Setup of main:
==> flow/design.v (excerpt) <==
module SelectionOfAvatar(
	input [1:0] mode,
	input [5:0] userID,
	input [1:0] candidate,  
	input CLK,
	input rst,  
	output reg [1:0] ballotBoxId,
	output reg [5:0] numberOfRegisteredVoters,
	output reg [5:0] numberOfVotesWinner,  
	output reg [1:0] WinnerId,
	output reg AlreadyRegistered,
	output reg AlreadyVoted,
	output reg NotRegistered,
	output reg VotingHasNotStarted,
	output reg RegistrationHasEnded
	);
make LEC_CHECK=0 CAP_MARGIN=10 CORE_MARGIN=2 CORE_UTILIZATION=68 CTS_CLUSTER_DIAMETER=360 CTS_CLUSTER_SIZE=24 SETUP_SLACK_MARGIN=1.14 SLEW_MARGIN=20 finish   # period 4.77 ns
run.sh (not shown) runs the stock make flow with config.mk's settings and CLKGATE_MAP_FILE=.
Every stage of main finished as expected; the final checks, on the other hand, flagged setup timing, which means the layout fails.
Input changes introduced in the feature branch (baseline for comparison: main):
- SETUP_SLACK_MARGIN removed (was 1.14)
- CTS_CLUSTER_DIAMETER removed (was 360)
- CAP_MARGIN changed from 10 to 20
- CTS_CLUSTER_SIZE removed (was 24)
- CORE_UTILIZATION changed from 68 to 40
- the clock period (ns, I/O delays scaled along) changed from 4.77 to 5.71
[summary]
The feature branch finished all stages; the layout is clean. Diff main -> the feature branch: register-to-register slack higher, share of the final layout cell area in multi-input gates lower. main has lower instance count on the critical path than the feature branch. Static leakage improves in the feature branch relative to main. main → the feature branch: power saw an increase, final setup slack of the worst path higher, design area decreased 17%, layout buffer count excluding clock buffers decreased 157, final period demand of the worst path increased by 0.036 ns relative to the old numbers. Core utilization: the feature branch lower than main. The feature branch against main; worst vdd rail ir drop is down by more than a quarter.

* * *

## onyx
Starting RTL as in the previous note.
Design SelectionOfAvatar, start of the top module:
module SelectionOfAvatar(
	input [1:0] mode,
	input [5:0] userID,
	input [1:0] candidate,  
	input CLK,
	input rst,  
	output reg [1:0] ballotBoxId,
	output reg [5:0] numberOfRegisteredVoters,
	output reg [5:0] numberOfVotesWinner,  
	output reg [1:0] WinnerId,
	output reg AlreadyRegistered,
	output reg AlreadyVoted,
	output reg NotRegistered,
	output reg VotingHasNotStarted,
	output reg RegistrationHasEnded
	);
make LEC_CHECK=0 CAP_MARGIN=20 CORE_ASPECT_RATIO=0.83 CORE_MARGIN=2 CORE_UTILIZATION=40 MIN_ROUTING_LAYER=met2 PLACE_DENSITY_LB_ADDON=0.15 SLEW_MARGIN=20 finish   # period 6.0 ns
onyx finished all stages; the layout is clean.
Edits applied to the flow inputs when going from onyx to cedar:
- CORE_UTILIZATION now 64, was 40
- SETUP_SLACK_MARGIN now -0.33, previously not set
- CORE_ASPECT_RATIO no longer set, was 0.83
- MIN_ROUTING_LAYER no longer set, was met2
- PLACE_DENSITY_LB_ADDON no longer set, was 0.15
- the clock period (ns, I/O delays scaled along) now 4.35, was 6.0
## What came out
No crash in cedar: every stage finished, but the layout fails its final checks due to negative setup slack. Count of placed standard cells including taps: cedar vs onyx — no meaningful difference. Summary of cedar over onyx: clock share of power shrank by 0.2 points; global-route usage increased 0.71 points; chip area estimate from yosys synthesis held; final area increased 8.9%; total of plain and repair buffers excluding clock buffers shows an increase of 250%. The run with more setup slack is onyx; cedar has less.
## Diff of input files: willow against cedar
- SETUP_SLACK_MARGIN removed (was -0.33)
- CORE_UTILIZATION changed from 64 to 72
- the clock period (ns, I/O delays scaled along) changed from 4.35 to 6.7
### Flow results
- In summary, willow completed successfully, with a layout that passed the timing, design-rule and antenna checks.
- Against cedar, pre-CTS worst setup slack in willow came out better.
- On flip-flop and latch power: willow sits below cedar.
- When willow is set beside cedar, its sequential share of layout area turns out to be 3.7 points larger.
- Sort willow and cedar by number of iterations in the first detailed-routing pass desc -> top: cedar
The following lists how pepper was set up differently from willow:
- CORE_UTILIZATION: 72 -> 61
- SETUP_SLACK_MARGIN: unset -> 0.04
- the clock period (ns, I/O delays scaled along): 6.7 -> 3.17
Findings:
pepper: it failed with a tool error in 5_1_grt, so there are no final results.
Relative to willow, number of placed instances, taps included has increased by 18% in pepper.
pepper against willow; half-perimeter wire length after placement is up by more than 10%.
Compared with willow, in pepper total die size increased by 18% relative to the old numbers, number of buffer cells added on primary ports barely changed, buffer count from post-CTS setup fixing climbed 65, number of clock buffers inserted by TritonCTS increased by 1 relative to the old numbers, share of synthesized cell area in and-or and or-and compound cells did not really move.
In the metrics for willow and pepper, the one carrying the higher global placer's final weighted congestion is willow.
--- input diff pepper..violet ---
- setting CTS_CLUSTER_SIZE to 21 for the first time
- changing CORE_UTILIZATION from 61 to 72
- removing SETUP_SLACK_MARGIN (formerly 0.04)
- setting PLACE_DENSITY to 0.7 for the first time
- changing the clock period (ns, I/O delays scaled along) from 3.17 to 2.94
--- outcome ---
From pepper to violet, multiplexer fraction of the synthesized cell area did not move at all.
Compared with pepper, in violet weighted congestion at the end of routability-driven global placement moved up; placed standard-cell area now sits higher.
pepper → violet: area enclosed by the die boundary lost about 15%; average instance area after synthesis flat; post-place setup slack down 0.56 ns; core area dropped 16%.
Vertical extent of the die: violet < pepper
On initial cell density of the core: violet sits above pepper.
The runs compared here, violet and pepper, all ended either early or with open violations.
No final results exist for violet, since it was stopped by error DPL-0038 during 4_1_cts.
pepper did not make it past 5_1_grt, where a tool error ended it.
Power is estimated from default activity; no workload was simulated.
